==> design.v <==
module alu16bit (
  input clk,                 
  input reset,               
  input [2:0] operation,     
  input [15:0] operand_A,
  input [15:0] operand_B,
  output reg [31:0] result, 
  output reg carry_flag,
  output reg zero_flag
);
parameter [2:0] ADD  = 3'b000,
                SUB  = 3'b001,
                MUL  = 3'b010,
                AND  = 3'b011,
                OR   = 3'b100,
                NAND = 3'b101,
                NOR  = 3'b110,
                XOR  = 3'b111;
reg [31:0] alu_result;  
reg alu_carry;
reg alu_zero;
always @(*) begin
  alu_result = 32'b0;
  alu_carry  = 1'b0;
  alu_zero   = 1'b0;
  case (operation)
    ADD: begin
      {alu_carry, alu_result} = {1'b0, operand_A} + {1'b0, operand_B};
      alu_zero = (alu_result[15:0] == 16'b0);
    end
    SUB: begin
      {alu_carry, alu_result} = {1'b0, operand_A} - {1'b0, operand_B};
      alu_zero = (alu_result[15:0] == 16'b0);
    end
    MUL: begin
      alu_result = operand_A * operand_B;   
      alu_zero = (alu_result == 32'b0);
    end
    AND: begin
      alu_result = {16'b0, (operand_A & operand_B)};
      alu_zero = (alu_result[15:0] == 16'b0);
    end
    OR: begin
      alu_result = {16'b0, (operand_A | operand_B)};
      alu_zero = (alu_result[15:0] == 16'b0);
    end
    NAND: begin
      alu_result = {16'b0, ~(operand_A & operand_B)};
      alu_zero = (alu_result[15:0] == 16'b0);
    end
    NOR: begin
      alu_result = {16'b0, ~(operand_A | operand_B)};
      alu_zero = (alu_result[15:0] == 16'b0);
    end
    XOR: begin
      alu_result = {16'b0, (operand_A ^ operand_B)};
      alu_zero = (alu_result[15:0] == 16'b0);
    end
    default: begin
      alu_result = 32'b0;
      alu_carry  = 1'b0;
      alu_zero   = 1'b1;
    end
  endcase
end
always @(posedge clk) begin
  if (reset) begin
    result     <= 32'b0;
    carry_flag <= 1'b0;
    zero_flag  <= 1'b0;
  end else begin
    result     <= alu_result;
    carry_flag <= alu_carry;
    zero_flag  <= alu_zero;
  end
end
endmodule
==> run.sh <==
#!/bin/bash
# the make line also repeats each setting of config.mk as NAME=value (left out here)
make -C /OpenROAD-flow-scripts/flow DESIGN_CONFIG=/design/flow/config.mk WORK_HOME=/design/flow/orfs CLKGATE_MAP_FILE= finish
==> config.mk <==
export PLATFORM = sky130hd
export DESIGN_NAME = alu16bit
export DESIGN_NICKNAME = alu16bit
export VERILOG_FILES = /design/flow/design.v
export SDC_FILE = /design/flow/constraint.sdc
export NUM_CORES = 4
export LEC_CHECK = 0
export CAP_MARGIN = 5
export CORE_MARGIN = 2
export CORE_UTILIZATION = 65
export CTS_CLUSTER_SIZE = 48
export SLEW_MARGIN = 20
==> constraint.sdc <==
create_clock -name core_clock -period 5.47 [get_ports {clk}]
set_input_delay 1.0940 -clock core_clock [delete_from_list [all_inputs] [get_ports {clk}]]
set_output_delay 1.0940 -clock core_clock [all_outputs]
set_load 0.01 [all_outputs]
==> results.sh, run 1 <==
# source this file to load flow results
export IMPL_post_synth_inst_count=1602
export IMPL_synth_comb_largest_family="adder cells"
export IMPL_sequential_share_of_the_synthesized_area_pct=5.40
export IMPL_floorplan_die_area_um2=20500
export IMPL_synth_lib_cells_used_distinct=79
export IMPL_chip_area_line_of_the_yosys_report_um2=12600
export IMPL_cts_buffers=5
export IMPL_floorplan_initialDensity_pct=66.7
export IMPL_topCellsByArea="sky130_fd_sc_hd__fa_1 (31%), sky130_fd_sc_hd__ha_1 (15%), sky130_fd_sc_hd__inv_1 (8.4%)"
export IMPL_die_height_um=143
export IMPL_holdBufCountCts=0
export IMPL_top_cell_type_s_share_of_synthesized_area_pct=31.1
export IMPL_synthAoiAreaFrac_pct=13.8
export IMPL_synth_cells_yosys=1602
export IMPL_netlist_top_cell_by_area="sky130_fd_sc_hd__fa_1"
export IMPL_track_usage_pct=82.5
export IMPL_place_hpwl_um=41800
export IMPL_port_buffers=70
export IMPL_design_core_area_um2=18900
export IMPL_std_cell_rows=50
export IMPL_yosys_adder_share_pct=46.2
export IMPL_syn_area_per_cell_um2=7.87
export IMPL_stop_stage="global routing (5_1_grt)"
export IMPL_tritoncts_num_sinks=34
export IMPL_place_gp_congestion=1.11
export IMPL_simple_gate_share_pct=18.5
export IMPL_pin_count=71
export IMPL_synth_cells_most_frequent="sky130_fd_sc_hd__inv_1 (282), sky130_fd_sc_hd__fa_1 (196), sky130_fd_sc_hd__nand2_1 (194)"
export IMPL_muxShareOfSynthArea_pct=0.903
export IMPL_xor_area_share_pct=3.68
export IMPL_status="did not finish"
export IMPL_htreeDepth=2
export IMPL_synth_most_common_cell="sky130_fd_sc_hd__inv_1"
export IMPL_ys_async_sr_fraction_pct=0
export IMPL_synth_nets=1987
export IMPL_dp_cells=2146
export IMPL_gr_total_overflow=301
export IMPL_syn_area_um2=12600
export IMPL_edf_count=0
export IMPL_place_ws_ps=-2400
export IMPL_yosysWarningCount=1
export IMPL_yosys_register_bits=34
export IMPL_die_w_um=143
export IMPL_synthFlopType="sky130_fd_sc_hd__dfxtp_1"
export IMPL_placed_area_um2=15800
export IMPL_clock_root_buffer="sky130_fd_sc_hd__clkbuf_16"
export IMPL_tool_error="[ERROR GRT-0116] Global routing finished with congestion. Check the congestion regions in the DRC Viewer."
export IMPL_max_clock_path_buffers=2
-- per-stage QoR --
step                TNS [ps]  util, %
CTS                   -22650     92.9
detailed placement    -48070     83.7
global placement      -42760     83.7
floorplan             -13660        -
-- what timing repair did --
action / 4_1_cts
pin swaps: 129
endpoints found under the setup margin: 28
cloned: 3
gates resized: 396
setup buffers: 86
-- routing by layer --
layer  GRT overflow  GRT usage [%]
met2            181           98.2
met5              0           33.3
met1              6           80.0
met4            105           85.8
met3              9           69.7
==> inputs of run 2 (changes only) <==
Settings changed: CAP_MARGIN 5 to 20, CELL_PAD_IN_SITES_GLOBAL_PLACEMENT set to 3, CORE_MARGIN 2 to 3, CORE_UTILIZATION 65 to 40, CTS_CLUSTER_SIZE 48 to not set, GPL_ROUTABILITY_DRIVEN set to 0, PLACE_DENSITY_LB_ADDON set to 0.22, SETUP_SLACK_MARGIN set to -0.55, TNS_END_PERCENT set to 30.
Clock period 5.47 ns to 7.2 ns, I/O delays scaled along.
==> results.sh, run 2 <==
# source this file to load flow results
export IMPL_highest_signal_layer="met4"
export IMPL_layout_cells_non_filler=2265
export IMPL_num_antenna_cells=0
export IMPL_clock_root_buffer="sky130_fd_sc_hd__clkbuf_16"
export IMPL_hold_path_end="result[15]"
export IMPL_status="complete, but fails checks"
export IMPL_cpPeakStageDelay_ps=680
export IMPL_syn_area_per_cell_um2=7.87
export IMPL_synth_most_common_cell="sky130_fd_sc_hd__inv_1"
export IMPL_syn_area_um2=12600
export IMPL_holdBufCountCts=0
export IMPL_cp_required_ps=7430
export IMPL_std_cell_rows=64
export IMPL_grt_first_pass_wirelength_um=73100
export IMPL_ys_async_sr_fraction_pct=0
export IMPL_end_kind="flop"
export IMPL_synth_lib_cells_used_distinct=79
export IMPL_place_hpwl_um=39700
export IMPL_max_clock_freq_mhz=130
export IMPL_cts_tree="done"
export IMPL_topCellsByArea="sky130_fd_sc_hd__fa_1 (31%), sky130_fd_sc_hd__ha_1 (15%), sky130_fd_sc_hd__inv_1 (8.4%)"
export IMPL_pin_count=71
export IMPL_route_met2_wl_um=21600
export IMPL_final_antenna_net_count=0
export IMPL_synth_comb_largest_family="adder cells"
export IMPL_stage_log_warnings=59
export IMPL_routed_wirelength_um=46400
export IMPL_sequential_share_of_the_synthesized_area_pct=5.40
export IMPL_setup_worst_path_end="zero_flag"
export IMPL_htreeDepth=2
export IMPL_timing_hold_worst_path_depth=5
export IMPL_synthFlopType="sky130_fd_sc_hd__dfxtp_1"
export IMPL_chip_area_line_of_the_yosys_report_um2=12600
export IMPL_drt_pass1_iterations=5
export IMPL_design_core_area_um2=30800
export IMPL_vias_per_cell=5.41
export IMPL_critPathTopFamily="adder cells"
export IMPL_finalInstanceArea_um2=16000
export IMPL_clk_pin_slew_ps=60
export IMPL_simple_gate_share_pct=18.5
export IMPL_dp_cells=2251
export IMPL_final_critical_path_setup_slack_ps=-485
export IMPL_crit_path_start_kind="input port"
export IMPL_finalCritPeriodShare_pct=107
export IMPL_netlist_top_cell_by_area="sky130_fd_sc_hd__fa_1"
export IMPL_final_period_minus_worst_setup_slack_ps=7680
export IMPL_crit_fanout=6
export IMPL_dr_first_iter_drc_count=880
export IMPL_post_synth_inst_count=1602
export IMPL_final_setup_viol_count=13
export IMPL_xor_area_share_pct=3.68
export IMPL_floorplan_initialDensity_pct=40.9
export IMPL_cts_buffers=5
export IMPL_die_height_um=183
export IMPL_vias_in_the_first_global_route=12700
export IMPL_grt_start_max_net_pins=36
export IMPL_muxShareOfSynthArea_pct=0.903
export IMPL_critPathLaunch="operand_A[1]"
export IMPL_placed_area_um2=15500
export IMPL_path_class="in2reg"
export IMPL_finish_net_count=2254
export IMPL_crit_arrival_ps=7920
export IMPL_critical_path_slowest_cell="sky130_fd_sc_hd__clkdlybuf4s50_1"
export IMPL_critical_path_cell_sequence="clkdlybuf4s50_1, inv_1, nor2_1, fa_1, fa_1, fa_2, fa_1, fa_1, inv_1, fa_1, inv_1, ha_1, buf_4, a21oi_2, o21ba_2, o221a_2, o21ai_2, xor2_1, or3_4, nor4_4, nand4_1, o21ai_1"
export IMPL_synth_cells_yosys=1602
export IMPL_synth_cells_most_frequent="sky130_fd_sc_hd__inv_1 (282), sky130_fd_sc_hd__fa_1 (196), sky130_fd_sc_hd__nand2_1 (194)"
export IMPL_top_cell_type_s_share_of_synthesized_area_pct=31.1
export IMPL_holdCritPathClass="in2reg"
export IMPL_cp_common_cell="sky130_fd_sc_hd__fa_1"
export IMPL_edf_count=0
export IMPL_gr_total_overflow=0
export IMPL_route_detailed_drc=0
export IMPL_port_buffers=70
export IMPL_area_growth_syn_to_layout_pct=26.9
export IMPL_timing_slew_headroom_pct=29.1
export IMPL_antenna_violations_before_repair=0
export IMPL_timing_final_max_slew_violations=0
export IMPL_cap_violations=0
export IMPL_route_layer_met1_wl_um=20300
export IMPL_die_w_um=183
export IMPL_synth_nets=1987
export IMPL_track_usage_pct=28.1
export IMPL_so_violations="setup timing"
export IMPL_yosys_register_bits=34
export IMPL_routedWlPerCell_um=20.5
export IMPL_synthAoiAreaFrac_pct=13.8
export IMPL_routed_via_count=12300
export IMPL_worst_path_stages=22
export IMPL_max_clock_path_buffers=2
export IMPL_critical_path_buf_inv_count=5
export IMPL_yosys_adder_share_pct=46.2
export IMPL_hold_violations=0
export IMPL_yosysWarningCount=1
export IMPL_floorplan_die_area_um2=33700
export IMPL_worstHoldStart="operation[1]"
export IMPL_worst_slew_pin_transition_ps=1060
export IMPL_route_met3_wl_um=2620
export IMPL_tritoncts_num_sinks=34
## run 2: layout make-up
cell class / count / area, µm²
clock buffers: 7 / 133
fillers: 3058 / 14800
inverters: 293 / 1110
multi-input cells: 1199 / 10700
flip-flops and latches: 34 / 681
well taps: 396 / 495
repair buffers: 335 / 2850
repair inverters: 1 / 7.51
## run 2: per-layer routing
layer / up-vias / global-route usage (%)
li1: 5698 / -
met1: 6026 / 38.3
met2: 423 / 46.4
met3: 112 / 3.66
met4: 0 / 9.51
met5: - / 0
## run 2: per-stage QoR
| step | setup WS (ps) | hold WS [ps] | setup TNS [ps] | utilization, % |
|---|---|---|---|---|
| CTS | -568 | 1860 | -5870 | 50.8 |
| floorplan | -80.1 | 1720 | -150 | - |
| global placement | -819 | 2130 | -11480 | 50.4 |
| global route | -609 | 1940 | -6770 | 51.9 |
| detailed placement | -971 | 2170 | -11960 | 50.4 |
| finish | -485 | 1870 | -2730 | 51.9 |
## run 2: repair_timing
| item | in CTS | in global routing |
|---|---|---|
| resized | 2 | 66 |
| cloned | 0 | 1 |
| endpoints found under the hold margin | 0 | 0 |
| pin swaps | 1 | 22 |
| buffers inserted | 0 | 9 |
| setup endpoints to repair | 2 | 12 |
==> inputs of run 3 (changes only) <==
Settings changed: ABC_AREA set to 1, CELL_PAD_IN_SITES_GLOBAL_PLACEMENT 3 to not set, CORE_MARGIN 3 to 2, CORE_UTILIZATION 40 to 68, CTS_CLUSTER_SIZE set to 95, GPL_ROUTABILITY_DRIVEN 0 to not set, PLACE_DENSITY_LB_ADDON 0.22 to not set, SETUP_SLACK_MARGIN -0.55 to not set, TNS_END_PERCENT 30 to not set.
Clock period 7.2 ns to 4.56 ns, I/O delays scaled along.
==> results.sh, run 3 <==
# source this file to load flow results
export IMPL_status="did not finish"
export IMPL_stop_stage="global routing (5_1_grt)"
export IMPL_tool_error="[ERROR GRT-0116] Global routing finished with congestion. Check the congestion regions in the DRC Viewer."
export IMPL_die_w_um=147
export IMPL_syn_area_um2=13800
export IMPL_xor_area_share_pct=1.20
export IMPL_place_ws_ps=-2280
export IMPL_post_synth_inst_count=2098
export IMPL_synth_nets=2483
export IMPL_place_gp_congestion=1.09
export IMPL_floorplan_initialDensity_pct=68.9
export IMPL_edf_count=0
export IMPL_simple_gate_share_pct=27.1
export IMPL_netlist_top_cell_by_area="sky130_fd_sc_hd__fa_1"
export IMPL_yosysWarningCount=1
export IMPL_pin_count=71
export IMPL_synthAoiAreaFrac_pct=7.02
export IMPL_max_clock_path_buffers=2
export IMPL_muxShareOfSynthArea_pct=0
export IMPL_dp_cells=2559
export IMPL_die_height_um=147
export IMPL_ys_async_sr_fraction_pct=0
export IMPL_yosys_register_bits=34
export IMPL_synth_lib_cells_used_distinct=47
export IMPL_synth_cells_most_frequent="sky130_fd_sc_hd__nand2_1 (602), sky130_fd_sc_hd__inv_1 (542), sky130_fd_sc_hd__fa_1 (196)"
export IMPL_cts_buffers=5
export IMPL_htreeDepth=2
export IMPL_synthFlopType="sky130_fd_sc_hd__dfxtp_1"
export IMPL_chip_area_line_of_the_yosys_report_um2=13800
export IMPL_floorplan_die_area_um2=21500
export IMPL_top_cell_type_s_share_of_synthesized_area_pct=28.3
export IMPL_place_hpwl_um=42400
export IMPL_port_buffers=70
export IMPL_tritoncts_num_sinks=34
export IMPL_synth_most_common_cell="sky130_fd_sc_hd__nand2_1"
export IMPL_clock_root_buffer="sky130_fd_sc_hd__clkbuf_16"
export IMPL_design_core_area_um2=20100
export IMPL_gr_total_overflow=254
export IMPL_yosys_adder_share_pct=42.1
export IMPL_synth_comb_largest_family="adder cells"
export IMPL_track_usage_pct=83.5
export IMPL_sequential_share_of_the_synthesized_area_pct=4.91
export IMPL_synth_cells_yosys=2098
export IMPL_std_cell_rows=52
export IMPL_placed_area_um2=16500
export IMPL_holdBufCountCts=0
export IMPL_syn_area_per_cell_um2=6.60
export IMPL_topCellsByArea="sky130_fd_sc_hd__fa_1 (28%), sky130_fd_sc_hd__nand2_1 (16%), sky130_fd_sc_hd__inv_1 (15%)"
[run 3: metrics by stage]
stage | hold slack (ps) | util (%)
global placement | 1650 | 82.3
floorplan | 991 | -
detailed placement | 1650 | 82.3
CTS | 1400 | 91.7
[run 3: per-layer routing]
metal  global-route usage [%]  overflow
met4                     85.9       106
met2                     97.1       136
met3                     71.2         9
met5                     39.1         1
met1                     82.7         2
[run 3: what timing repair did]
action,4_1_cts
pin swaps,183
gates resized,517
buffers inserted,62
endpoints found under the setup margin,29
gates cloned,7
==> inputs of run 4 (changes only) <==
Settings changed: ABC_AREA 1 to not set, CORE_UTILIZATION 68 to 70, CTS_CLUSTER_DIAMETER set to 235, CTS_CLUSTER_SIZE 95 to 37.
Clock period 4.56 ns to 5.62 ns, I/O delays scaled along.
==> results.sh, run 4 <==
# source this file to load flow results
export IMPL_syn_area_um2=12600
export IMPL_placed_area_um2=15700
export IMPL_sequential_share_of_the_synthesized_area_pct=5.40
export IMPL_syn_area_per_cell_um2=7.87
export IMPL_std_cell_rows=49
export IMPL_design_core_area_um2=17800
export IMPL_port_buffers=70
export IMPL_synth_nets=1987
export IMPL_die_w_um=138
export IMPL_synth_cells_yosys=1602
export IMPL_synth_lib_cells_used_distinct=79
export IMPL_muxShareOfSynthArea_pct=0.903
export IMPL_synthAoiAreaFrac_pct=13.8
export IMPL_yosys_register_bits=34
export IMPL_place_ws_ps=-2140
export IMPL_floorplan_die_area_um2=19100
export IMPL_place_gp_congestion=1.09
export IMPL_place_hpwl_um=40400
export IMPL_pin_count=71
export IMPL_synth_comb_largest_family="adder cells"
export IMPL_topCellsByArea="sky130_fd_sc_hd__fa_1 (31%), sky130_fd_sc_hd__ha_1 (15%), sky130_fd_sc_hd__inv_1 (8.4%)"
export IMPL_edf_count=0
export IMPL_dp_cells=2109
export IMPL_post_synth_inst_count=1602
export IMPL_floorplan_initialDensity_pct=70.6
export IMPL_chip_area_line_of_the_yosys_report_um2=12600
export IMPL_netlist_top_cell_by_area="sky130_fd_sc_hd__fa_1"
export IMPL_yosys_adder_share_pct=46.2
export IMPL_synth_most_common_cell="sky130_fd_sc_hd__inv_1"
export IMPL_synthFlopType="sky130_fd_sc_hd__dfxtp_1"
export IMPL_top_cell_type_s_share_of_synthesized_area_pct=31.1
export IMPL_tool_error="[ERROR DPL-0033] detailed placement checks failed during check placement."
export IMPL_synth_cells_most_frequent="sky130_fd_sc_hd__inv_1 (282), sky130_fd_sc_hd__fa_1 (196), sky130_fd_sc_hd__nand2_1 (194)"
export IMPL_xor_area_share_pct=3.68
export IMPL_die_height_um=138
export IMPL_stop_stage="clock tree synthesis (4_1_cts)"
export IMPL_status="did not finish"
export IMPL_ys_async_sr_fraction_pct=0
export IMPL_simple_gate_share_pct=18.5
export IMPL_yosysWarningCount=1
==> inputs of run 5 (changes only) <==
Settings changed: CORE_UTILIZATION 70 to 22, CTS_CLUSTER_DIAMETER 235 to not set, CTS_CLUSTER_SIZE 37 to not set, GPL_ROUTABILITY_DRIVEN set to 0, SETUP_SLACK_MARGIN set to -0.22.
Clock period 5.62 ns to 7.2 ns, I/O delays scaled along.
==> results.sh, run 5 <==
# source this file to load flow results
export IMPL_dr_first_iter_drc_count=1170
export IMPL_cts_buffers=5
export IMPL_clock_root_buffer="sky130_fd_sc_hd__clkbuf_16"
export IMPL_synthFlopType="sky130_fd_sc_hd__dfxtp_1"
export IMPL_timing_slew_headroom_pct=35.8
export IMPL_simple_gate_share_pct=18.5
export IMPL_worst_slew_pin_transition_ps=960
export IMPL_syn_area_um2=12600
export IMPL_grt_first_pass_wirelength_um=72900
export IMPL_timing_hold_worst_path_depth=4
export IMPL_cts_tree="done"
export IMPL_synth_lib_cells_used_distinct=79
export IMPL_design_core_area_um2=56500
export IMPL_tritoncts_num_sinks=34
export IMPL_critical_path_slowest_cell="sky130_fd_sc_hd__fa_1"
export IMPL_route_met3_wl_um=3370
export IMPL_so_violations="setup timing"
export IMPL_vias_per_cell=4.81
export IMPL_track_usage_pct=15.6
export IMPL_gr_total_overflow=0
export IMPL_end_kind="flop"
export IMPL_post_synth_inst_count=1602
export IMPL_sequential_share_of_the_synthesized_area_pct=5.40
export IMPL_crit_path_start_kind="input port"
export IMPL_timing_final_max_slew_violations=0
export IMPL_ys_async_sr_fraction_pct=0
export IMPL_yosys_adder_share_pct=46.2
export IMPL_xor_area_share_pct=3.68
export IMPL_final_setup_viol_count=13
export IMPL_htreeDepth=2
export IMPL_final_antenna_net_count=0
export IMPL_placed_area_um2=15700
export IMPL_topCellsByArea="sky130_fd_sc_hd__fa_1 (31%), sky130_fd_sc_hd__ha_1 (15%), sky130_fd_sc_hd__inv_1 (8.4%)"
export IMPL_finalCritPeriodShare_pct=103
export IMPL_chip_area_line_of_the_yosys_report_um2=12600
export IMPL_cpPeakStageDelay_ps=530
export IMPL_max_clock_path_buffers=2
export IMPL_std_cell_rows=87
export IMPL_drt_pass1_iterations=12
export IMPL_num_antenna_cells=0
export IMPL_timing_setup_tns_ps=-1380
export IMPL_worstHoldStart="operation[2]"
export IMPL_routed_via_count=12500
export IMPL_synth_nets=1987
export IMPL_finalInstanceArea_um2=16700
export IMPL_synth_most_common_cell="sky130_fd_sc_hd__inv_1"
export IMPL_floorplan_die_area_um2=59200
export IMPL_yosys_register_bits=34
export IMPL_crit_arrival_ps=7620
export IMPL_netlist_top_cell_by_area="sky130_fd_sc_hd__fa_1"
export IMPL_grt_start_max_net_pins=37
export IMPL_max_clock_freq_mhz=135
export IMPL_vias_in_the_first_global_route=13100
export IMPL_critPathLaunch="operand_A[6]"
export IMPL_cp_common_cell="sky130_fd_sc_hd__fa_1"
export IMPL_final_critical_path_setup_slack_ps=-206
export IMPL_highest_signal_layer="met4"
export IMPL_yosysWarningCount=1
export IMPL_port_buffers=70
export IMPL_pin_count=71
export IMPL_clk_pin_slew_ps=60
export IMPL_critical_path_buf_inv_count=8
export IMPL_setup_repair_after_global_routing_missed_its_margin="true"
export IMPL_synth_comb_largest_family="adder cells"
export IMPL_holdBufCountCts=0
export IMPL_finish_net_count=2235
export IMPL_cap_violations=0
export IMPL_crit_fanout=5
export IMPL_final_period_minus_worst_setup_slack_ps=7410
export IMPL_area_growth_syn_to_layout_pct=32.3
export IMPL_place_hpwl_um=39000
export IMPL_hold_violations=0
export IMPL_setup_worst_path_end="zero_flag"
export IMPL_antenna_violations_before_repair=1
export IMPL_place_ws_ps=-1030
export IMPL_syn_area_per_cell_um2=7.87
export IMPL_die_height_um=243
export IMPL_routed_wirelength_um=46500
export IMPL_die_w_um=243
export IMPL_critPathTopFamily="adder cells"
export IMPL_holdCritPathClass="in2reg"
export IMPL_path_class="in2reg"
export IMPL_route_detailed_drc=0
export IMPL_route_met2_wl_um=21700
export IMPL_cp_required_ps=7410
export IMPL_routedWlPerCell_um=17.8
export IMPL_hold_path_end="result[2]"
export IMPL_synthAoiAreaFrac_pct=13.8
export IMPL_status="complete, but fails checks"
export IMPL_worst_path_stages=26
export IMPL_route_layer_met1_wl_um=19900
export IMPL_synth_cells_yosys=1602
export IMPL_floorplan_initialDensity_pct=22.3
export IMPL_synth_cells_most_frequent="sky130_fd_sc_hd__inv_1 (282), sky130_fd_sc_hd__fa_1 (196), sky130_fd_sc_hd__nand2_1 (194)"
export IMPL_muxShareOfSynthArea_pct=0.903
export IMPL_top_cell_type_s_share_of_synthesized_area_pct=31.1
export IMPL_edf_count=0
export IMPL_stage_log_warnings=60
==> run 5: metal layers <==
layer  vias up  track usage (%)
li1       5670                -
met1      6180             21.2
met2       574             26.1
met3       112             1.81
met4         0             4.01
met5         -                0
==> run 5: area by class of cell <==
cell class / instances / area [µm²]
flip-flops and latches: 34 / 681
inverters: 293 / 1120
fillers: 5957 / 39800
repair inverters: 1 / 7.51
well taps: 756 / 946
repair buffers: 316 / 2740
clock inverters: 3 / 45.0
clock buffers: 5 / 125
multi-input cells: 1199 / 11000
==> run 5: stage by stage <==
stage                     util (%)  std cells  hold WS [ps]
after CTS                     28.7       2597          2070
after global placement        27.8       2580          2180
after global routing          29.5       2607          2160
after floorplan                  -       1602          1720
after detailed placement      27.8       2580          2180
final                         29.5       2607          2100
==> run 5: timing repair <==
item,CTS,global route
gates cloned,1,0
resized,71,78
pin swaps,19,51
endpoints found under the setup margin,17,15
buffers inserted,9,12
==> inputs of run 6 (changes only) <==
Settings changed: CORE_UTILIZATION 22 to 67, CTS_CLUSTER_DIAMETER set to 51, CTS_CLUSTER_SIZE set to 21, GPL_ROUTABILITY_DRIVEN 0 to not set, MAX_ROUTING_LAYER set to met4, SETUP_SLACK_MARGIN -0.22 to -0.71.
Clock period 7.2 ns to 7.37 ns, I/O delays scaled along.
==> results.sh, run 6 <==
# source this file to load flow results
export IMPL_gr_total_overflow=0
export IMPL_netlist_top_cell_by_area="sky130_fd_sc_hd__fa_1"
export IMPL_routedWlPerCell_um=22.5
export IMPL_final_period_minus_worst_setup_slack_ps=7910
export IMPL_so_violations="setup timing"
export IMPL_routed_via_count=13100
export IMPL_logic_area_um2=10500
export IMPL_final_critical_path_setup_slack_ps=-545
export IMPL_critical_path_slowest_cell="sky130_fd_sc_hd__clkdlybuf4s50_1"
export IMPL_finalCritPeriodShare_pct=107
export IMPL_edf_count=0
export IMPL_crit_path_start_kind="input port"
export IMPL_crit_arrival_ps=8130
export IMPL_finish_net_count=2218
export IMPL_floorplan_die_area_um2=19900
export IMPL_worst_slew_pin_transition_ps=1040
export IMPL_vias_in_the_first_global_route=13500
export IMPL_timing_final_max_slew_violations=0
export IMPL_stage_log_warnings=60
export IMPL_cpPeakStageDelay_ps=710
export IMPL_dr_first_iter_drc_count=1455
export IMPL_top_cell_type_s_share_of_synthesized_area_pct=31.1
export IMPL_routed_wirelength_um=46400
export IMPL_die_w_um=141
export IMPL_worstHoldStart="operation[2]"
export IMPL_ys_async_sr_fraction_pct=0
export IMPL_topCellsByArea="sky130_fd_sc_hd__fa_1 (31%), sky130_fd_sc_hd__ha_1 (15%), sky130_fd_sc_hd__inv_1 (8.4%)"
export IMPL_xor_area_share_pct=3.68
export IMPL_dp_cells=2059
export IMPL_simple_gate_share_pct=18.5
export IMPL_layout_cells_non_filler=2068
export IMPL_cp_required_ps=7580
export IMPL_final_antenna_net_count=0
export IMPL_synth_most_common_cell="sky130_fd_sc_hd__inv_1"
export IMPL_die_height_um=141
export IMPL_timing_setup_tns_ps=-4500
export IMPL_final_setup_viol_count=16
export IMPL_cts_buffers=5
export IMPL_floorplan_initialDensity_pct=67.8
export IMPL_place_hpwl_um=38400
export IMPL_status="complete, but fails checks"
export IMPL_sequential_share_of_the_synthesized_area_pct=5.40
export IMPL_track_usage_pct=49.2
export IMPL_worst_path_stages=25
export IMPL_critPathTopFamily="adder cells"
export IMPL_yosysWarningCount=1
export IMPL_muxShareOfSynthArea_pct=0.903
export IMPL_drt_pass1_iterations=6
export IMPL_area_growth_syn_to_layout_pct=20.9
export IMPL_port_buffers=70
export IMPL_cap_violations=0
export IMPL_htreeDepth=2
export IMPL_path_class="in2reg"
export IMPL_cts_tree="done"
export IMPL_max_clock_path_buffers=2
export IMPL_syn_area_per_cell_um2=7.87
export IMPL_synth_cells_yosys=1602
export IMPL_tritoncts_num_sinks=34
export IMPL_timing_hold_worst_path_depth=4
export IMPL_hold_path_end="result[2]"
export IMPL_layout_area_seq_um2=681
export IMPL_synth_comb_largest_family="adder cells"
export IMPL_cp_common_cell="sky130_fd_sc_hd__fa_1"
export IMPL_place_gp_congestion=1.10
export IMPL_synth_nets=1987
export IMPL_grt_start_max_net_pins=40
export IMPL_synth_lib_cells_used_distinct=79
export IMPL_antenna_violations_before_repair=2
export IMPL_pin_count=71
export IMPL_setup_worst_path_end="zero_flag"
export IMPL_clk_pin_slew_ps=60
export IMPL_synthFlopType="sky130_fd_sc_hd__dfxtp_1"
export IMPL_chip_area_line_of_the_yosys_report_um2=12600
export IMPL_synth_cells_most_frequent="sky130_fd_sc_hd__inv_1 (282), sky130_fd_sc_hd__fa_1 (196), sky130_fd_sc_hd__nand2_1 (194)"
export IMPL_synthAoiAreaFrac_pct=13.8
export IMPL_route_detailed_drc=0
export IMPL_yosys_register_bits=34
export IMPL_vias_per_cell=6.33
export IMPL_std_cell_rows=50
export IMPL_yosys_adder_share_pct=46.2
export IMPL_critical_path_buf_inv_count=7
export IMPL_hold_violations=0
export IMPL_clock_root_buffer="sky130_fd_sc_hd__clkbuf_16"
export IMPL_holdCritPathClass="in2reg"
export IMPL_post_synth_inst_count=1602
export IMPL_critPathLaunch="operand_A[1]"
export IMPL_fill_cells=1186
export IMPL_design_core_area_um2=18600
export IMPL_max_clock_freq_mhz=126
export IMPL_end_kind="flop"
export IMPL_crit_fanout=4
export IMPL_timing_slew_headroom_pct=30.5
export IMPL_grt_first_pass_wirelength_um=72400
export IMPL_syn_area_um2=12600
==> run 6: final cells by class <==
cell class,count,area share [%]
tap,234,1.92
multi-input combinational,1199,68.8
timing repair buffer,300,16.6
inverter,293,7.24
clock buffer,6,0.911
antenna,2,0.0328
sequential,34,4.47
==> run 6: through the flow <==
| step | worst slack, ps | hold slack [ps] | instance area (µm²) | util (%) |
|---|---|---|---|---|
| 2_1_floorplan | 55.9 | 1760 | 12600 | - |
| 3_3_place_gp | -607 | 2210 | 15000 | 81.0 |
| 3_5_place_dp | -733 | 2210 | 15000 | 81.0 |
| 4_1_cts | -468 | 2140 | 15200 | 81.7 |
| 5_1_grt | -711 | 2180 | 15200 | 82.0 |
| 6_report | -545 | 2160 | 15200 | 82.0 |
==> run 6: routing by layer <==
metal	vias to the layer above	share of wire, %	global-route usage (%)
li1	5637	-	-
met1	6189	34	56.2
met2	973	46	77.2
met3	294	12	13.6
met4	0	8.2	30.3
met5	-	0	-
==> run 6: timing repair <==
item / 4_1_cts / 5_1_grt
setup buffers: 0 / 1
endpoints found under the hold margin: 0 / 0
endpoints found under the setup margin: 0 / 1
hold buffers: 0 / 0
resized: 0 / 5
==> inputs of run 7 (changes only) <==
Settings changed: ABC_AREA set to 0, CELL_PAD_IN_SITES_GLOBAL_PLACEMENT set to 3, CORE_MARGIN 2 to 10, CORE_UTILIZATION 67 to 49, CTS_CLUSTER_DIAMETER 51 to 205, CTS_CLUSTER_SIZE 21 to not set, HOLD_SLACK_MARGIN set to -0.04, SETUP_SLACK_MARGIN -0.71 to not set, SLEW_MARGIN 20 to 0, TNS_END_PERCENT set to 15.
Clock period 7.37 ns to 7.16 ns, I/O delays scaled along.
==> results.sh, run 7 <==
# source this file to load flow results
export IMPL_syn_area_per_cell_um2=7.87
export IMPL_synth_most_common_cell="sky130_fd_sc_hd__inv_1"
export IMPL_synthFlopType="sky130_fd_sc_hd__dfxtp_1"
export IMPL_status="did not finish"
export IMPL_netlist_top_cell_by_area="sky130_fd_sc_hd__fa_1"
export IMPL_syn_area_um2=12600
export IMPL_yosys_register_bits=34
export IMPL_muxShareOfSynthArea_pct=0.903
export IMPL_ys_async_sr_fraction_pct=0
export IMPL_synth_nets=1987
export IMPL_synth_cells_most_frequent="sky130_fd_sc_hd__inv_1 (282), sky130_fd_sc_hd__fa_1 (196), sky130_fd_sc_hd__nand2_1 (194)"
export IMPL_synth_lib_cells_used_distinct=79
export IMPL_sequential_share_of_the_synthesized_area_pct=5.40
export IMPL_die_w_um=180
export IMPL_floorplan_die_area_um2=32500
export IMPL_post_synth_inst_count=1602
export IMPL_die_height_um=180
export IMPL_std_cell_rows=58
export IMPL_yosysWarningCount=1
export IMPL_synth_cells_yosys=1602
export IMPL_topCellsByArea="sky130_fd_sc_hd__fa_1 (31%), sky130_fd_sc_hd__ha_1 (15%), sky130_fd_sc_hd__inv_1 (8.4%)"
export IMPL_xor_area_share_pct=3.68
export IMPL_synthAoiAreaFrac_pct=13.8
export IMPL_chip_area_line_of_the_yosys_report_um2=12600
export IMPL_tool_error="[ERROR GPL-0301] Utilization 106.285 % exceeds 100%."
export IMPL_design_core_area_um2=25300
export IMPL_edf_count=0
export IMPL_yosys_adder_share_pct=46.2
export IMPL_floorplan_initialDensity_pct=49.9
export IMPL_top_cell_type_s_share_of_synthesized_area_pct=31.1
export IMPL_stop_stage="global placement without I/O (3_1_place_gp_skip_io)"
export IMPL_synth_comb_largest_family="adder cells"
export IMPL_simple_gate_share_pct=18.5
==> inputs of run 8 (changes only) <==
Settings changed: ABC_AREA 0 to not set, CAP_MARGIN 20 to 10, CORE_MARGIN 10 to 8, CORE_UTILIZATION 49 to 27, CTS_CLUSTER_DIAMETER 205 to 107, GPL_ROUTABILITY_DRIVEN set to 0, GPL_TIMING_DRIVEN set to 0, HOLD_SLACK_MARGIN -0.04 to not set, MAX_ROUTING_LAYER met4 to not set, MIN_ROUTING_LAYER set to met2, PLACE_DENSITY set to 0.85, SETUP_SLACK_MARGIN set to -0.55, SLEW_MARGIN 0 to 25, TNS_END_PERCENT 15 to 5.
Clock period 7.16 ns to 7.2 ns, I/O delays scaled along.
==> results.sh, run 8 <==
# source this file to load flow results
export IMPL_syn_area_um2=12600
export IMPL_synth_lib_cells_used_distinct=79
export IMPL_routed_via_count=16300
export IMPL_std_cell_rows=79
export IMPL_synth_most_common_cell="sky130_fd_sc_hd__inv_1"
export IMPL_cp_required_ps=7440
export IMPL_clock_root_buffer="sky130_fd_sc_hd__clkbuf_16"
export IMPL_end_kind="flop"
export IMPL_syn_area_per_cell_um2=7.87
export IMPL_timing_final_max_slew_violations=0
export IMPL_critical_path_buf_inv_count=3
export IMPL_final_antenna_net_count=0
export IMPL_ys_async_sr_fraction_pct=0
export IMPL_muxShareOfSynthArea_pct=0.903
export IMPL_port_buffers=68
export IMPL_die_height_um=232
export IMPL_cts_tree="done"
export IMPL_fin_hold_ws_ps=1800
export IMPL_final_critical_path_setup_slack_ps=-587
export IMPL_xor_area_share_pct=3.68
export IMPL_floorplan_die_area_um2=53800
export IMPL_netlist_top_cell_by_area="sky130_fd_sc_hd__fa_1"
export IMPL_synth_nets=1987
export IMPL_yosys_register_bits=34
export IMPL_logic_area_um2=10800
export IMPL_holdCritPathClass="in2reg"
export IMPL_synth_comb_largest_family="adder cells"
export IMPL_final_period_minus_worst_setup_slack_ps=7790
export IMPL_placed_area_um2=14000
export IMPL_worst_path_stages=21
export IMPL_area_growth_syn_to_layout_pct=18.2
export IMPL_route_detailed_drc=0
export IMPL_timing_slew_headroom_pct=17.7
export IMPL_cpPeakStageDelay_ps=590
export IMPL_worstHoldStart="operation[2]"
export IMPL_design_core_area_um2=46400
export IMPL_yosys_adder_share_pct=46.2
export IMPL_place_hpwl_um=41400
export IMPL_yosysWarningCount=1
export IMPL_simple_gate_share_pct=18.5
export IMPL_cap_violations=0
export IMPL_antenna_violations_before_repair=1
export IMPL_place_ws_ps=-2800
export IMPL_hold_violations=0
export IMPL_stage_log_warnings=60
export IMPL_dr_first_iter_drc_count=3473
export IMPL_critPathTopFamily="adder cells"
export IMPL_setup_repair_after_global_routing_missed_its_margin="true"
export IMPL_floorplan_initialDensity_pct=27.2
export IMPL_path_class="in2reg"
export IMPL_pin_count=71
export IMPL_post_synth_inst_count=1602
export IMPL_vias_per_cell=7.07
export IMPL_finalInstanceArea_um2=14900
export IMPL_synthAoiAreaFrac_pct=13.8
export IMPL_layout_cells_non_filler=2306
export IMPL_layout_area_seq_um2=681
export IMPL_gr_total_overflow=0
export IMPL_final_setup_viol_count=17
export IMPL_grt_first_pass_wirelength_um=78700
export IMPL_chip_area_line_of_the_yosys_report_um2=12600
export IMPL_routedWlPerCell_um=22.7
export IMPL_crit_arrival_ps=8030
export IMPL_vias_in_the_first_global_route=18800
export IMPL_hold_path_end="result[0]"
export IMPL_htreeDepth=2
export IMPL_drt_pass1_iterations=44
export IMPL_so_violations="setup timing"
export IMPL_tritoncts_num_sinks=34
export IMPL_routed_wirelength_um=52500
export IMPL_finalCritPeriodShare_pct=108
export IMPL_synth_cells_most_frequent="sky130_fd_sc_hd__inv_1 (282), sky130_fd_sc_hd__fa_1 (196), sky130_fd_sc_hd__nand2_1 (194)"
export IMPL_track_usage_pct=29.5
export IMPL_finish_net_count=2079
export IMPL_max_clock_path_buffers=2
export IMPL_edf_count=0
export IMPL_cp_common_cell="sky130_fd_sc_hd__fa_1"
export IMPL_grt_start_max_net_pins=13
export IMPL_cts_buffers=5
export IMPL_worst_slew_pin_transition_ps=1230
export IMPL_setup_worst_path_end="zero_flag"
export IMPL_critPathLaunch="operand_B[14]"
export IMPL_fill_cells=4979
export IMPL_die_w_um=232
export IMPL_sequential_share_of_the_synthesized_area_pct=5.40
export IMPL_dp_cells=2277
export IMPL_status="complete, but fails checks"
export IMPL_crit_fanout=11
export IMPL_critical_path_cell_sequence="dlygate4sd2_1, inv_2, nor2_1, fa_1, fa_1, fa_1, fa_1, fa_1, ha_1, ha_1, buf_4, a21oi_1, nor2_1, nor2_2, nor2_2, or4_1, nor4_4, nand3_2, nor4_4, nand4_1, o21ai_1"
export IMPL_critical_path_slowest_cell="sky130_fd_sc_hd__fa_1"
export IMPL_synth_cells_yosys=1602
export IMPL_max_clock_freq_mhz=128
export IMPL_top_cell_type_s_share_of_synthesized_area_pct=31.1
export IMPL_clk_pin_slew_ps=60
export IMPL_crit_path_start_kind="input port"
export IMPL_synthFlopType="sky130_fd_sc_hd__dfxtp_1"
export IMPL_timing_hold_worst_path_depth=3
export IMPL_topCellsByArea="sky130_fd_sc_hd__fa_1 (31%), sky130_fd_sc_hd__ha_1 (15%), sky130_fd_sc_hd__inv_1 (8.4%)"
==> run 8: cell type report <==
cell class,instances,share of cell area [%]
repair buffers,98,5.93
plain buffers,63,3.38
clock buffers,7,0.958
inverters,293,7.76
clock inverters,1,0.0336
multi-input cells,1199,72.2
well taps,607,5.10
flip-flops and latches,34,4.57
diodes,4,0.0672
==> run 8: layer usage <==
layer | GRT usage (%) | vias to the layer above | wire length, µm
li1 | - | 5335 | -
met1 | - | 5731 | 0
met2 | 32.3 | 4643 | 24300
met3 | 41.6 | 571 | 21800
met4 | 6.41 | 34 | 5290
met5 | 17.1 | - | 1050
==> run 8: stage by stage <==
stage / utilization [%] / TNS (ps)
final: 32.1 / -4280
after floorplan: - / -150
after global placement: 30.3 / -40870
after detailed placement: 30.3 / -40870
after CTS: 31.9 / -4630
after global routing: 32.1 / -9010
==> run 8: what timing repair did <==
action / in CTS / in global routing
hold buffers: 0 / 0
hold endpoints to repair: 0 / 0
setup endpoints to repair: 22 / 13
resized: 183 / 40
buffers inserted: 28 / 2
pin swaps: 4 / 4
cloned: 0 / 0
==> inputs of run 9 (changes only) <==
Settings changed: ABC_AREA set to 0, CAP_MARGIN 10 to 5, CELL_PAD_IN_SITES_DETAIL_PLACEMENT set to 2, CELL_PAD_IN_SITES_GLOBAL_PLACEMENT 3 to not set, CORE_MARGIN 8 to 5, CORE_UTILIZATION 27 to 60, CTS_CLUSTER_DIAMETER 107 to 250, CTS_CLUSTER_SIZE set to 86, GPL_ROUTABILITY_DRIVEN 0 to 1, GPL_TIMING_DRIVEN 0 to not set, MAX_ROUTING_LAYER set to met5, MIN_ROUTING_LAYER met2 to met1, PLACE_DENSITY 0.85 to not set, PLACE_DENSITY_LB_ADDON set to 0.18, SETUP_SLACK_MARGIN -0.55 to 0.85, SLEW_MARGIN 25 to 20, TNS_END_PERCENT 5 to 40.
Clock period 7.2 ns to 12.4 ns, I/O delays scaled along.
==> results.sh, run 9 <==
# source this file to load flow results
export IMPL_post_synth_inst_count=1602
export IMPL_synthFlopType="sky130_fd_sc_hd__dfxtp_1"
export IMPL_xor_area_share_pct=3.68
export IMPL_synthAoiAreaFrac_pct=13.8
export IMPL_top_cell_type_s_share_of_synthesized_area_pct=31.1
export IMPL_simple_gate_share_pct=18.5
export IMPL_die_height_um=155
export IMPL_edf_count=0
export IMPL_tool_error="[ERROR DPL-0033] detailed placement checks failed during check placement."
export IMPL_port_buffers=70
export IMPL_design_core_area_um2=20800
export IMPL_yosysWarningCount=1
export IMPL_syn_area_um2=12600
export IMPL_pin_count=71
export IMPL_std_cell_rows=53
export IMPL_stop_stage="detailed placement (3_5_place_dp)"
export IMPL_floorplan_die_area_um2=24000
export IMPL_die_w_um=155
export IMPL_topCellsByArea="sky130_fd_sc_hd__fa_1 (31%), sky130_fd_sc_hd__ha_1 (15%), sky130_fd_sc_hd__inv_1 (8.4%)"
export IMPL_chip_area_line_of_the_yosys_report_um2=12600
export IMPL_status="did not finish"
export IMPL_netlist_top_cell_by_area="sky130_fd_sc_hd__fa_1"
export IMPL_synth_cells_yosys=1602
export IMPL_place_gp_congestion=1.07
export IMPL_synth_nets=1987
export IMPL_floorplan_initialDensity_pct=60.5
export IMPL_synth_cells_most_frequent="sky130_fd_sc_hd__inv_1 (282), sky130_fd_sc_hd__fa_1 (196), sky130_fd_sc_hd__nand2_1 (194)"
export IMPL_muxShareOfSynthArea_pct=0.903
export IMPL_syn_area_per_cell_um2=7.87
export IMPL_ys_async_sr_fraction_pct=0
export IMPL_synth_most_common_cell="sky130_fd_sc_hd__inv_1"
export IMPL_synth_lib_cells_used_distinct=79
export IMPL_sequential_share_of_the_synthesized_area_pct=5.40
export IMPL_yosys_register_bits=34
export IMPL_yosys_adder_share_pct=46.2
export IMPL_synth_comb_largest_family="adder cells"
[run 9: through the flow]
step	area, µm²	instances	setup slack, ps	hold WS [ps]
floorplan	12600	1602	4080	2760
global placement	13300	1877	2330	3220
==> inputs of run 10 (changes only) <==
Settings changed: ABC_AREA 0 to not set, CAP_MARGIN 5 to 25, CELL_PAD_IN_SITES_DETAIL_PLACEMENT 2 to 0, CORE_MARGIN 5 to 10, CORE_UTILIZATION 60 to 27, CTS_CLUSTER_DIAMETER 250 to not set, CTS_CLUSTER_SIZE 86 to 74, GPL_TIMING_DRIVEN set to 0, MIN_ROUTING_LAYER met1 to met2, PLACE_DENSITY_LB_ADDON 0.18 to 0.3, SETUP_SLACK_MARGIN 0.85 to not set, TNS_END_PERCENT 40 to 25.
Clock period 12.4 ns to 9.57 ns, I/O delays scaled along.
==> results.sh, run 10 <==
# source this file to load flow results
export IMPL_status="complete, but fails checks"
export IMPL_so_violations="DRC"
export IMPL_holdCritPathClass="in2reg"
export IMPL_vias_in_the_first_global_route=18700
export IMPL_yosys_register_bits=34
export IMPL_fin_hold_ws_ps=2290
export IMPL_timing_slew_headroom_pct=19.8
export IMPL_cts_tree="done"
export IMPL_cpPeakStageDelay_ps=640
export IMPL_netlist_top_cell_by_area="sky130_fd_sc_hd__fa_1"
export IMPL_grt_start_max_net_pins=13
export IMPL_routed_via_count=16200
export IMPL_cap_violations=0
export IMPL_std_cell_rows=79
export IMPL_ys_async_sr_fraction_pct=0
export IMPL_syn_area_um2=12600
export IMPL_synthFlopType="sky130_fd_sc_hd__dfxtp_1"
export IMPL_place_ws_ps=-694
export IMPL_holdBufCountCts=0
export IMPL_critPathTopFamily="adder cells"
export IMPL_max_clock_freq_mhz=106
export IMPL_setup_worst_path_end="zero_flag"
export IMPL_synthAoiAreaFrac_pct=13.8
export IMPL_pin_count=71
export IMPL_dr_first_iter_drc_count=2920
export IMPL_routedWlPerCell_um=23.8
export IMPL_max_clock_path_buffers=2
export IMPL_sequential_share_of_the_synthesized_area_pct=5.40
export IMPL_hold_violations=0
export IMPL_worst_slew_pin_transition_ps=1200
export IMPL_tritoncts_num_sinks=34
export IMPL_place_hpwl_um=44100
export IMPL_critical_path_buf_inv_count=8
export IMPL_vias_per_cell=7.07
export IMPL_hold_path_end="result[0]"
export IMPL_synth_most_common_cell="sky130_fd_sc_hd__inv_1"
export IMPL_route_detailed_drc=3
export IMPL_critPathLaunch="operand_B[5]"
export IMPL_synth_lib_cells_used_distinct=79
export IMPL_finish_net_count=2069
export IMPL_worstHoldStart="operation[2]"
export IMPL_crit_arrival_ps=9610
export IMPL_xor_area_share_pct=3.68
export IMPL_path_class="in2reg"
export IMPL_cp_required_ps=9790
export IMPL_design_core_area_um2=46400
export IMPL_synth_comb_largest_family="adder cells"
export IMPL_crit_path_start_kind="input port"
export IMPL_final_setup_viol_count=0
export IMPL_synth_cells_most_frequent="sky130_fd_sc_hd__inv_1 (282), sky130_fd_sc_hd__fa_1 (196), sky130_fd_sc_hd__nand2_1 (194)"
export IMPL_port_buffers=68
export IMPL_synth_nets=1987
export IMPL_gr_total_overflow=0
export IMPL_yosys_adder_share_pct=46.2
export IMPL_htreeDepth=2
export IMPL_drt_pass1_iterations=51
export IMPL_synth_cells_yosys=1602
export IMPL_floorplan_die_area_um2=55700
export IMPL_final_antenna_net_count=0
export IMPL_clock_root_buffer="sky130_fd_sc_hd__clkbuf_16"
export IMPL_stage_log_warnings=58
export IMPL_chip_area_line_of_the_yosys_report_um2=12600
export IMPL_grt_first_pass_wirelength_um=81800
export IMPL_cp_common_cell="sky130_fd_sc_hd__fa_1"
export IMPL_worst_path_stages=25
export IMPL_timing_hold_worst_path_depth=3
export IMPL_finalCritPeriodShare_pct=98.1
export IMPL_clk_pin_slew_ps=60
export IMPL_track_usage_pct=29.4
export IMPL_end_kind="flop"
export IMPL_utilization_after_layout_pct=31.0
export IMPL_floorplan_initialDensity_pct=27.2
export IMPL_critical_path_slowest_cell="sky130_fd_sc_hd__clkdlybuf4s50_1"
export IMPL_die_w_um=236
export IMPL_simple_gate_share_pct=18.5
export IMPL_final_period_minus_worst_setup_slack_ps=9390
export IMPL_die_height_um=236
export IMPL_area_growth_syn_to_layout_pct=13.9
export IMPL_place_gp_congestion=1.01
export IMPL_topCellsByArea="sky130_fd_sc_hd__fa_1 (31%), sky130_fd_sc_hd__ha_1 (15%), sky130_fd_sc_hd__inv_1 (8.4%)"
export IMPL_syn_area_per_cell_um2=7.87
export IMPL_edf_count=0
export IMPL_timing_setup_tns_ps=0
export IMPL_routed_wirelength_um=54700
export IMPL_post_synth_inst_count=1602
export IMPL_yosysWarningCount=1
export IMPL_muxShareOfSynthArea_pct=0.903
export IMPL_final_critical_path_setup_slack_ps=179
export IMPL_top_cell_type_s_share_of_synthesized_area_pct=31.1
export IMPL_timing_final_max_slew_violations=0
export IMPL_cts_buffers=5
export IMPL_antenna_violations_before_repair=1
export IMPL_crit_fanout=11
## run 10: cell type report
class | instances | area, µm²
Antenna cell | 2 | 5.00
Buffer | 74 | 384
Clock buffer | 5 | 125
Clock inverter | 3 | 45.0
Fill cell | 5010 | 32000
Inverter | 293 | 1110
Multi-Input combinational cell | 1199 | 10500
Sequential cell | 34 | 681
Tap cell | 607 | 759
Timing Repair Buffer | 77 | 758
## run 10: timing repair
action | CTS | global route
gates resized | 6 | 54
pin swaps | 0 | 1
buffers inserted | 0 | 7
endpoints found under the setup margin | 2 | 12
## run 10: per-stage QoR
stage                     instances  instance area [µm²]
after floorplan                1602                12600
after global placement         2277                14000
after detailed placement       2277                14000
after CTS                      2285                14200
after global routing           2292                14400
final                          2294                14400
## run 10: metal layers
| metal | up-vias | wire (µm) | GRT usage (%) |
|---|---|---|---|
| met3 | 563 | 23600 | 42.0 |
| met2 | 4633 | 25400 | 32.9 |
| li1 | 5304 | - | - |
| met5 | - | 946 | 14.7 |
| met4 | 36 | 4680 | 3.61 |
| met1 | 5694 | 0 | - |
==> inputs of run 11 (changes only) <==
Settings changed: ABC_AREA set to 1, CAP_MARGIN 25 to 20, CELL_PAD_IN_SITES_DETAIL_PLACEMENT 0 to not set, CORE_MARGIN 10 to 2, CORE_UTILIZATION 27 to 57, CTS_CLUSTER_DIAMETER set to 238, CTS_CLUSTER_SIZE 74 to 100, GPL_ROUTABILITY_DRIVEN 1 to not set, GPL_TIMING_DRIVEN 0 to not set, MAX_ROUTING_LAYER met5 to not set, MIN_ROUTING_LAYER met2 to not set, PLACE_DENSITY_LB_ADDON 0.3 to not set, TNS_END_PERCENT 25 to 10.
Clock period 9.57 ns to 4.16 ns, I/O delays scaled along.
==> results.sh, run 11 <==
# source this file to load flow results
export IMPL_status="complete, but fails checks"
export IMPL_so_violations="setup timing"
export IMPL_floorplan_initialDensity_pct=57.5
export IMPL_routed_wirelength_um=60500
export IMPL_holdCritPathClass="in2reg"
export IMPL_end_kind="flop"
export IMPL_holdBufCountCts=0
export IMPL_ys_async_sr_fraction_pct=0
export IMPL_critPathTopFamily="adder cells"
export IMPL_globalRouteMet1Util_pct=56.0
export IMPL_layout_cells_non_filler=2716
export IMPL_globalRouteMet3Util_pct=9.61
export IMPL_dr_first_iter_drc_count=1947
export IMPL_grt_first_pass_wirelength_um=83200
export IMPL_topCellsByArea="sky130_fd_sc_hd__fa_1 (28%), sky130_fd_sc_hd__nand2_1 (16%), sky130_fd_sc_hd__inv_1 (15%)"
export IMPL_simple_gate_share_pct=27.1
export IMPL_routed_via_count=15800
export IMPL_crit_path_start_kind="input port"
export IMPL_critical_path_buf_inv_count=10
export IMPL_top_cell_type_s_share_of_synthesized_area_pct=28.3
export IMPL_cpPeakStageDelay_ps=700
export IMPL_port_buffers=70
export IMPL_hold_violations=0
export IMPL_final_period_minus_worst_setup_slack_ps=6510
export IMPL_final_setup_viol_count=29
export IMPL_fill_cells=1712
export IMPL_area_growth_syn_to_layout_pct=33.6
export IMPL_design_core_area_um2=24100
export IMPL_netlist_top_cell_by_area="sky130_fd_sc_hd__fa_1"
export IMPL_floorplan_die_area_um2=25600
export IMPL_critPathLaunch="operand_B[9]"
export IMPL_die_height_um=160
export IMPL_setup_repair_after_global_routing_missed_its_margin="true"
export IMPL_placed_area_um2=16800
export IMPL_top_usage_layer="met2"
export IMPL_setup_worst_path_end="zero_flag"
export IMPL_antenna_violations_before_repair=4
export IMPL_worst_path_stages=31
export IMPL_finalInstanceArea_um2=18500
export IMPL_final_antenna_net_count=0
export IMPL_clk_pin_slew_ps=60
export IMPL_timing_hold_worst_path_depth=7
export IMPL_logic_area_um2=11800
export IMPL_cp_common_cell="sky130_fd_sc_hd__nand2_1"
export IMPL_synthAoiAreaFrac_pct=7.02
export IMPL_post_synth_inst_count=2098
export IMPL_vias_in_the_first_global_route=15300
export IMPL_gr_total_overflow=0
export IMPL_chip_area_line_of_the_yosys_report_um2=13800
export IMPL_route_detailed_drc=0
export IMPL_stage_log_warnings=63
export IMPL_pin_count=71
export IMPL_syn_area_per_cell_um2=6.60
export IMPL_yosys_register_bits=34
export IMPL_muxShareOfSynthArea_pct=0
export IMPL_xor_area_share_pct=1.20
export IMPL_htreeDepth=2
export IMPL_syn_area_um2=13800
export IMPL_grt_met2_usage_pct=65.5
export IMPL_routedWlPerCell_um=22.3
export IMPL_timing_final_max_slew_violations=0
export IMPL_cts_tree="done"
export IMPL_final_critical_path_setup_slack_ps=-2350
export IMPL_timing_setup_tns_ps=-56180
export IMPL_cap_violations=0
export IMPL_clock_root_buffer="sky130_fd_sc_hd__clkbuf_16"
export IMPL_place_gp_congestion=1.03
export IMPL_worst_slew_pin_transition_ps=825
export IMPL_sequential_share_of_the_synthesized_area_pct=4.91
export IMPL_crit_arrival_ps=6750
export IMPL_drt_pass1_iterations=9
export IMPL_layout_area_seq_um2=681
export IMPL_max_clock_freq_mhz=154
export IMPL_place_hpwl_um=42100
export IMPL_tritoncts_num_sinks=34
export IMPL_critical_path_slowest_cell="sky130_fd_sc_hd__fa_1"
export IMPL_synth_lib_cells_used_distinct=47
export IMPL_max_clock_path_buffers=2
export IMPL_finish_net_count=2773
export IMPL_dp_cells=2643
export IMPL_synth_comb_largest_family="adder cells"
export IMPL_crit_fanout=7
export IMPL_synthFlopType="sky130_fd_sc_hd__dfxtp_1"
export IMPL_die_w_um=160
export IMPL_synth_nets=2483
export IMPL_synth_cells_yosys=2098
export IMPL_synth_most_common_cell="sky130_fd_sc_hd__nand2_1"
export IMPL_synth_cells_most_frequent="sky130_fd_sc_hd__nand2_1 (602), sky130_fd_sc_hd__inv_1 (542), sky130_fd_sc_hd__fa_1 (196)"
export IMPL_worstHoldStart="operand_A[7]"
export IMPL_std_cell_rows=57
export IMPL_yosysWarningCount=1
export IMPL_grt_start_max_net_pins=24
export IMPL_vias_per_cell=5.83
export IMPL_edf_count=0
export IMPL_cp_required_ps=4400
export IMPL_yosys_adder_share_pct=42.1
export IMPL_path_class="in2reg"
export IMPL_hold_path_end="result[7]"
export IMPL_finalCritPeriodShare_pct=156
export IMPL_timing_slew_headroom_pct=43.5
export IMPL_track_usage_pct=42.0
export IMPL_cts_buffers=5
run 11: routing by layer:
metal	wire (µm)	share of wire, %	vias up
met3	8660	14	408
met2	24900	41	1203
met1	21700	36	7397
li1	-	-	6825
met4	5250	8.7	0
met5	0	0	-
run 11: cell type report:
class                   count  area share (%)
multi-input cells        1417            63.5
repair buffers            369            18.1
clock buffers               5           0.676
diodes                      3          0.0406
inverters                 561            11.4
flip-flops and latches     34            3.68
clock inverters             3           0.372
well taps                 324            2.19
run 11: timing repair:
item,CTS,global route
pin swaps,67,100
setup buffers,27,34
endpoints found under the setup margin,29,29
cloned,2,1
gates resized,190,208
run 11: through the flow:
stage	utilization, %	hold WS (ps)	setup WS [ps]
final	76.8	1440	-2350
after floorplan	-	911	-1540
after CTS	73.7	1420	-1970
after global routing	76.7	1470	-2450
after detailed placement	69.5	1570	-2490
after global placement	69.5	1570	-2550
==> inputs of run 12 (changes only) <==
Settings changed: ABC_AREA 1 to not set, CORE_UTILIZATION 57 to 68, CTS_CLUSTER_DIAMETER 238 to 342, CTS_CLUSTER_SIZE 100 to not set, HOLD_SLACK_MARGIN set to -0.1, TNS_END_PERCENT 10 to 5.
Clock period 4.16 ns to 7.2 ns, I/O delays scaled along.
==> results.sh, run 12 <==
# source this file to load flow results
export IMPL_end_kind="flop"
export IMPL_finish_net_count=2265
export IMPL_synth_cells_most_frequent="sky130_fd_sc_hd__inv_1 (282), sky130_fd_sc_hd__fa_1 (196), sky130_fd_sc_hd__nand2_1 (194)"
export IMPL_timing_setup_tns_ps=-12210
export IMPL_hold_path_end="result[2]"
export IMPL_max_clock_path_buffers=2
export IMPL_cts_buffers=5
export IMPL_critPathLaunch="operand_A[5]"
export IMPL_simple_gate_share_pct=18.5
export IMPL_worst_slew_pin_transition_ps=998
export IMPL_crit_path_start_kind="input port"
export IMPL_track_usage_pct=50.9
export IMPL_synth_most_common_cell="sky130_fd_sc_hd__inv_1"
export IMPL_critical_path_slowest_cell="sky130_fd_sc_hd__fa_1"
export IMPL_critPathTopFamily="adder cells"
export IMPL_dr_first_iter_drc_count=3649
export IMPL_routed_wirelength_um=62400
export IMPL_cpPeakStageDelay_ps=770
export IMPL_die_height_um=140
export IMPL_critical_path_buf_inv_count=10
export IMPL_syn_area_per_cell_um2=7.87
export IMPL_fin_hold_ws_ps=2110
export IMPL_top_cell_type_s_share_of_synthesized_area_pct=31.1
export IMPL_cap_violations=0
export IMPL_cp_common_cell="sky130_fd_sc_hd__fa_1"
export IMPL_logic_area_um2=11100
export IMPL_routed_via_count=15700
export IMPL_cp_required_ps=7420
export IMPL_netlist_top_cell_by_area="sky130_fd_sc_hd__fa_1"
export IMPL_setup_worst_path_end="zero_flag"
export IMPL_final_antenna_net_count=0
export IMPL_std_cell_rows=49
export IMPL_place_ws_ps=-1020
export IMPL_gr_total_overflow=0
export IMPL_floorplan_die_area_um2=19600
export IMPL_syn_area_um2=12600
export IMPL_layout_area_seq_um2=681
export IMPL_yosys_adder_share_pct=46.2
export IMPL_grt_first_pass_wirelength_um=77000
export IMPL_xor_area_share_pct=3.68
export IMPL_stage_log_warnings=63
export IMPL_port_buffers=70
export IMPL_synthFlopType="sky130_fd_sc_hd__dfxtp_1"
export IMPL_htreeDepth=2
export IMPL_route_detailed_drc=0
export IMPL_final_critical_path_setup_slack_ps=-1020
export IMPL_setup_repair_after_global_routing_missed_its_margin="true"
export IMPL_finalCritPeriodShare_pct=114
export IMPL_area_growth_syn_to_layout_pct=29.1
export IMPL_topCellsByArea="sky130_fd_sc_hd__fa_1 (31%), sky130_fd_sc_hd__ha_1 (15%), sky130_fd_sc_hd__inv_1 (8.4%)"
export IMPL_tritoncts_num_sinks=34
export IMPL_edf_count=0
export IMPL_worst_path_stages=27
export IMPL_final_setup_viol_count=18
export IMPL_utilization_after_layout_pct=90.0
export IMPL_sequential_share_of_the_synthesized_area_pct=5.40
export IMPL_place_hpwl_um=37500
export IMPL_routedWlPerCell_um=29.6
export IMPL_timing_hold_worst_path_depth=4
export IMPL_synthAoiAreaFrac_pct=13.8
export IMPL_drt_pass1_iterations=31
export IMPL_path_class="in2reg"
export IMPL_clk_pin_slew_ps=60
export IMPL_synth_cells_yosys=1602
export IMPL_holdCritPathClass="in2reg"
export IMPL_vias_per_cell=7.42
export IMPL_chip_area_line_of_the_yosys_report_um2=12600
export IMPL_synth_lib_cells_used_distinct=79
export IMPL_crit_fanout=5
export IMPL_ys_async_sr_fraction_pct=0
export IMPL_design_core_area_um2=18100
export IMPL_yosysWarningCount=1
export IMPL_worstHoldStart="operation[2]"
export IMPL_muxShareOfSynthArea_pct=0.903
export IMPL_crit_arrival_ps=8430
export IMPL_die_w_um=140
export IMPL_max_clock_freq_mhz=122
export IMPL_place_gp_congestion=1.08
export IMPL_antenna_violations_before_repair=7
export IMPL_final_period_minus_worst_setup_slack_ps=8220
export IMPL_timing_slew_headroom_pct=33.3
export IMPL_pin_count=71
export IMPL_yosys_register_bits=34
export IMPL_vias_in_the_first_global_route=14600
export IMPL_timing_final_max_slew_violations=0
export IMPL_clock_root_buffer="sky130_fd_sc_hd__clkbuf_16"
export IMPL_post_synth_inst_count=1602
export IMPL_synth_comb_largest_family="adder cells"
export IMPL_status="complete, but fails checks"
export IMPL_cts_tree="done"
export IMPL_synth_nets=1987
export IMPL_so_violations="setup timing"
export IMPL_floorplan_initialDensity_pct=69.7
export IMPL_fill_cells=722
export IMPL_hold_violations=0
export IMPL_grt_start_max_net_pins=40
-- run 12: repair_timing --
| action | in CTS | in global routing |
|---|---|---|
| pin swaps | 48 | 71 |
| gates resized | 107 | 176 |
| hold buffers | 0 | 0 |
| endpoints found under the hold margin | 0 | 0 |
| gates cloned | 1 | 0 |
| setup buffers | 16 | 19 |
| setup endpoints to repair | 20 | 19 |
-- run 12: routing by layer --
metal	vias to the layer above	part of all wire, %	track usage [%]
met5	-	0.23	0
met3	1029	17	17.6
met1	6884	28	57.3
met4	4	15	37.1
li1	5733	-	-
met2	2019	40	80.6
-- run 12: cell type report --
class                   count  share of cell area, %
flip-flops and latches     34                   4.18
multi-input cells        1199                   68.4
diodes                      3                 0.0461
clock inverters             2                 0.0615
well taps                 229                   1.76
repair buffers            347                   17.9
inverters                 293                   6.97
clock buffers               5                  0.769
-- run 12: through the flow --
step | cells | area [µm²]
2_1_floorplan | 1602 | 12600
3_3_place_gp | 2066 | 15100
3_5_place_dp | 2066 | 15100
4_1_cts | 2090 | 15700
5_1_grt | 2109 | 16300
6_report | 2112 | 16300
